Design i16_biquad, start of the top module:
module i16_biquad(
    input CLK, RST,
    input unsigned [15:0] A,
    output signed [15:0] B,
    input signed [15:0] b_0,
    input signed [15:0] b_1,
    input signed [15:0] b_2,
    input signed [15:0] a_1,
    input signed [15:0] a_2
);
Size: about 6800 cells after synthesis, roughly 110 I/O pins, roughly 0.059 mm^2 of cells after synthesis.
Settings: LEC_CHECK=0, ABC_AREA=1, CAP_MARGIN=20, CORE_ASPECT_RATIO=0.5, CORE_MARGIN=2, CORE_UTILIZATION=72, CTS_CLUSTER_DIAMETER=242, CTS_CLUSTER_SIZE=99, HOLD_SLACK_MARGIN=0.3, PLACE_DENSITY=0.41, SLEW_MARGIN=20, TNS_END_PERCENT=10; clock period 9.14 ns.
run.sh (not shown) runs the stock make flow with config.mk's settings and CLKGATE_MAP_FILE=.
The starting point completed and failed the layout checks on setup timing.
Rerun with:
- ABC_AREA: 1 -> not set
- CORE_ASPECT_RATIO: 0.5 -> not set
- CORE_UTILIZATION: 72 -> 40
- CTS_CLUSTER_DIAMETER: 242 -> not set
- CTS_CLUSTER_SIZE: 99 -> not set
- HOLD_SLACK_MARGIN: 0.3 -> not set
- PLACE_DENSITY: 0.41 -> not set
- TNS_END_PERCENT: 10 -> not set
- clock period: 9.14 -> 16.0 ns (I/O delays scaled with it)
Outcome: The changed run went through all stages and came out clean; routed wire length went down by 28%; clock skew went down by 0.012 ns; synthesized cell count went down by 12%; critical path depth went down by 3; count of clock-buffer cells in the layout went down by 2; worst setup slack improved by 5.3 ns; global-route usage went down by 29 points; synthesized area went down by 1.8%; utilization went down by 42 points; final cell count went down by 3.9%.
Rerun with:
- CORE_UTILIZATION: 40 -> 28
- clock period: 16.0 -> 17.1 ns (I/O delays scaled with it)
Design area goes down by 4.1%.
Global-route usage falls by 6.1 points.
Via count goes down by 1.9%.
Flip-flop count is unchanged.
Critical path depth does not change.
Wire length went up by 2.7%.
Hold slack gains 0.060 ns.
Rerun with:
- ABC_AREA: not set -> 1
- CORE_UTILIZATION: 28 -> 71
- CTS_CLUSTER_DIAMETER: not set -> 373
- CTS_CLUSTER_SIZE: not set -> 100
- SETUP_SLACK_MARGIN: not set -> 0.77
- clock period: 17.1 -> 5.8 ns (I/O delays scaled with it)
With this change the flow completed, yet does not pass: setup timing.
Cell count stays flat.
Worst setup slack degrades by 7.5 ns.
Via count rose by about 34%.
Clock-buffer cell count fell by 1.
First-iteration DRC count rose to 2.8 times its value.
Global-route usage rose by 36 points.
Worst hold slack degrades by 0.021 ns.

---

## build 53
The RTL this note starts from:
==> flow/design.v <==
module i16_mul(
    input signed [15:0] A,
    input signed [15:0] B,
    output signed [31:0] P
);
assign P = A * B;
endmodule
module i18_mul(
    input signed [17:0] A,
    input signed [15:0] B_coef,
    output signed [33:0] P
);
assign P = A * B_coef;
endmodule
module i36_acc(
    input signed [33:0] A,
    input signed [31:0] B,
    input signed [35:0] _Z,
    output signed [35:0] S
);
wire signed [35:0] A_ext = {{2{A[33]}}, A};
wire signed [35:0] B_ext = {{4{B[31]}}, B};
assign S = A_ext + B_ext + _Z;
endmodule
module i36_delay(
    input CLK,
    input RST,
    input signed [35:0] STORE,
    output reg signed [35:0] READ
);
always @ (posedge CLK, negedge RST) begin
    if (!RST) begin
        READ <= 0;
    end else begin
        READ <= STORE;
    end
end
endmodule
module i36_trunc(
    input signed [35:0] A,
    output reg signed [15:0] B_sat,
    output reg signed [17:0] B
);
wire signed [35:0] shifted_inter = (A >>> 14);
wire signed [21:0] shifted = shifted_inter[21:0];
always @(*) begin
    B = $signed(shifted[17:0]);
    if (shifted > 22'sd32767) B_sat = 16'sd32767;
    else if (shifted < -22'sd32768) B_sat = -16'sd32768;
    else B_sat = $signed(shifted[15:0]);
end
endmodule
module i16_biquad(
    input CLK, RST,
    input unsigned [15:0] A,
    output signed [15:0] B,
    input signed [15:0] b_0,
    input signed [15:0] b_1,
    input signed [15:0] b_2,
    input signed [15:0] a_1,
    input signed [15:0] a_2
);
wire signed [17:0] feedback;
wire signed [31:0] P_b0;
wire signed [31:0] P_b1;
wire signed [31:0] P_b2;
wire signed [33:0] P_a1;
wire signed [33:0] P_a2;
wire signed [35:0] S_0;
wire signed [35:0] S_1;
wire signed [35:0] S_2;
wire signed [35:0] Z_0;
wire signed [35:0] Z_1;
i16_mul mul_b0(
    .A(A),
    .B(b_0),
    .P(P_b0)
);
i16_mul mul_b1(
    .A(A),
    .B(b_1),
    .P(P_b1)
);
i16_mul mul_b2(
    .A(A),
    .B(b_2),
    .P(P_b2)
);
i18_mul mul_a1(
    .A(feedback),
    .B_coef(a_1),
    .P(P_a1)
);
i18_mul mul_a2(
    .A(feedback),
    .B_coef(a_2),
    .P(P_a2)
);
i36_acc ACC_0(
    .A(P_a2),
    .B(P_b2),
    ._Z(36'sd0),
    .S(S_0)
);
i36_acc ACC_1(
    .A(P_a1),
    .B(P_b1),
    ._Z(Z_0),
    .S(S_1)
);
i36_acc ACC_2(
    .A(34'sd0),
    .B(P_b0),
    ._Z(Z_1),
    .S(S_2)
);
i36_delay DELAY_0(
    .CLK(CLK),
    .RST(RST),
    .STORE(S_0),
    .READ(Z_0)
);
i36_delay DELAY_1(
    .CLK(CLK),
    .RST(RST),
    .STORE(S_1),
    .READ(Z_1)
);
i36_trunc OUT(
    .A(S_2),
    .B(feedback),
    .B_sat(B)
);
endmodule
Settings: LEC_CHECK=0, CAP_MARGIN=20, CELL_PAD_IN_SITES_DETAIL_PLACEMENT=1, CORE_MARGIN=2, CORE_UTILIZATION=22, CTS_CLUSTER_SIZE=11, PLACE_DENSITY_LB_ADDON=0.14, SLEW_MARGIN=30; clock period 17.5 ns.
Modified inputs, build 95 compared to build 53
# build 53
export LEC_CHECK = 0
export CAP_MARGIN = 20
export CELL_PAD_IN_SITES_DETAIL_PLACEMENT = 1
export CORE_MARGIN = 2
export CORE_UTILIZATION = 22
export CTS_CLUSTER_SIZE = 11
export PLACE_DENSITY_LB_ADDON = 0.14
export SLEW_MARGIN = 30
create_clock -name core_clock -period 17.5 [get_ports {CLK}]
# build 95
export LEC_CHECK = 0
export CAP_MARGIN = 20
export CORE_MARGIN = 2
export CORE_UTILIZATION = 65
export MAX_ROUTING_LAYER = met4
export SLEW_MARGIN = 20
create_clock -name core_clock -period 13.6 [get_ports {CLK}]
Notes after the runs:
- On share of the final layout cell area in multi-input gates, the higher figure sits with build 53, not build 95.
- Diff build 53..build 95 | simple-gate portion of the synthesized area | unchanged
- Per the comparison of build 95 with build 53, non-clock buffer count higher, via count has increased.
- Against build 53, first-pass GRT wire length in build 95 fell by more than 10%.
- Nothing crashed in build 95 and all stages finished; the problem is that the final layout failed, the offending checks being setup timing.
- As far as port buffer count is concerned, build 95 and build 53 perform about the same.
- Going from build 53 to build 95, post-route cell area rose 4.6%, total buffers and inverters traversed by the critical path saw an increase.
Setup changes, build 95 to build 45
# build 95
export LEC_CHECK = 0
export CAP_MARGIN = 20
export CORE_MARGIN = 2
export CORE_UTILIZATION = 65
export MAX_ROUTING_LAYER = met4
export SLEW_MARGIN = 20
create_clock -name core_clock -period 13.6 [get_ports {CLK}]
# build 45
export LEC_CHECK = 0
export CAP_MARGIN = 20
export CORE_ASPECT_RATIO = 0.5
export CORE_MARGIN = 2
export CORE_UTILIZATION = 72
export CTS_CLUSTER_SIZE = 33
export MAX_ROUTING_LAYER = met4
export PLACE_DENSITY = 0.64
export SETUP_SLACK_MARGIN = 3.28
export SLEW_MARGIN = 20
create_clock -name core_clock -period 13.6 [get_ports {CLK}]
### Flow results
- Across build 95 and build 45, no clean finish was achieved.
- | build 45 | all stages done | FAIL | setup timing |
- Build 45 ends up with a multi-input logic area that is 1.0% higher than in build 95.
- Capturing instance or port of the critical path = DELAY_0.READ[34]: build 45; capturing instance or port of the critical path = DELAY_0.READ[28]: build 95
- Re die area: build 95 and build 45 aren't equal, and the higher value belongs to build 95.
- Changes observed in build 45 relative to build 95: first-pass iteration count of the detailed router +1; aggregate routed wire length +21%; cell count -about 0.9%.
- Compared with build 95, build 45 has less setup slack.
#### Input delta (build 18 over build 45)
# build 45
export LEC_CHECK = 0
export CAP_MARGIN = 20
export CORE_ASPECT_RATIO = 0.5
export CORE_MARGIN = 2
export CORE_UTILIZATION = 72
export CTS_CLUSTER_SIZE = 33
export MAX_ROUTING_LAYER = met4
export PLACE_DENSITY = 0.64
export SETUP_SLACK_MARGIN = 3.28
export SLEW_MARGIN = 20
create_clock -name core_clock -period 13.6 [get_ports {CLK}]
# build 18
export LEC_CHECK = 0
export CAP_MARGIN = 20
export CORE_MARGIN = 2
export CORE_UTILIZATION = 72
export CTS_CLUSTER_SIZE = 33
export MAX_ROUTING_LAYER = met4
export PLACE_DENSITY = 0.64
export SLEW_MARGIN = 20
create_clock -name core_clock -period 13.6 [get_ports {CLK}]
## What came out
[flow] build 18 | stages: complete | final checks: fail | reason: setup timing
Build 18 vs build 45: multi-input gate share of total cell area up in build 18
Summary: shortest period the worst path allows, build 18 better than build 45
Number of setup buffers added after CTS, build 45 and build 18: higher on build 45
Summary of the comparison: synthesis-to-layout area growth is lower in build 18, relative to build 45.
Build 18 against build 45: routing usage on met3 moved down, met1 track demand over resource in global routing -7.1 points.
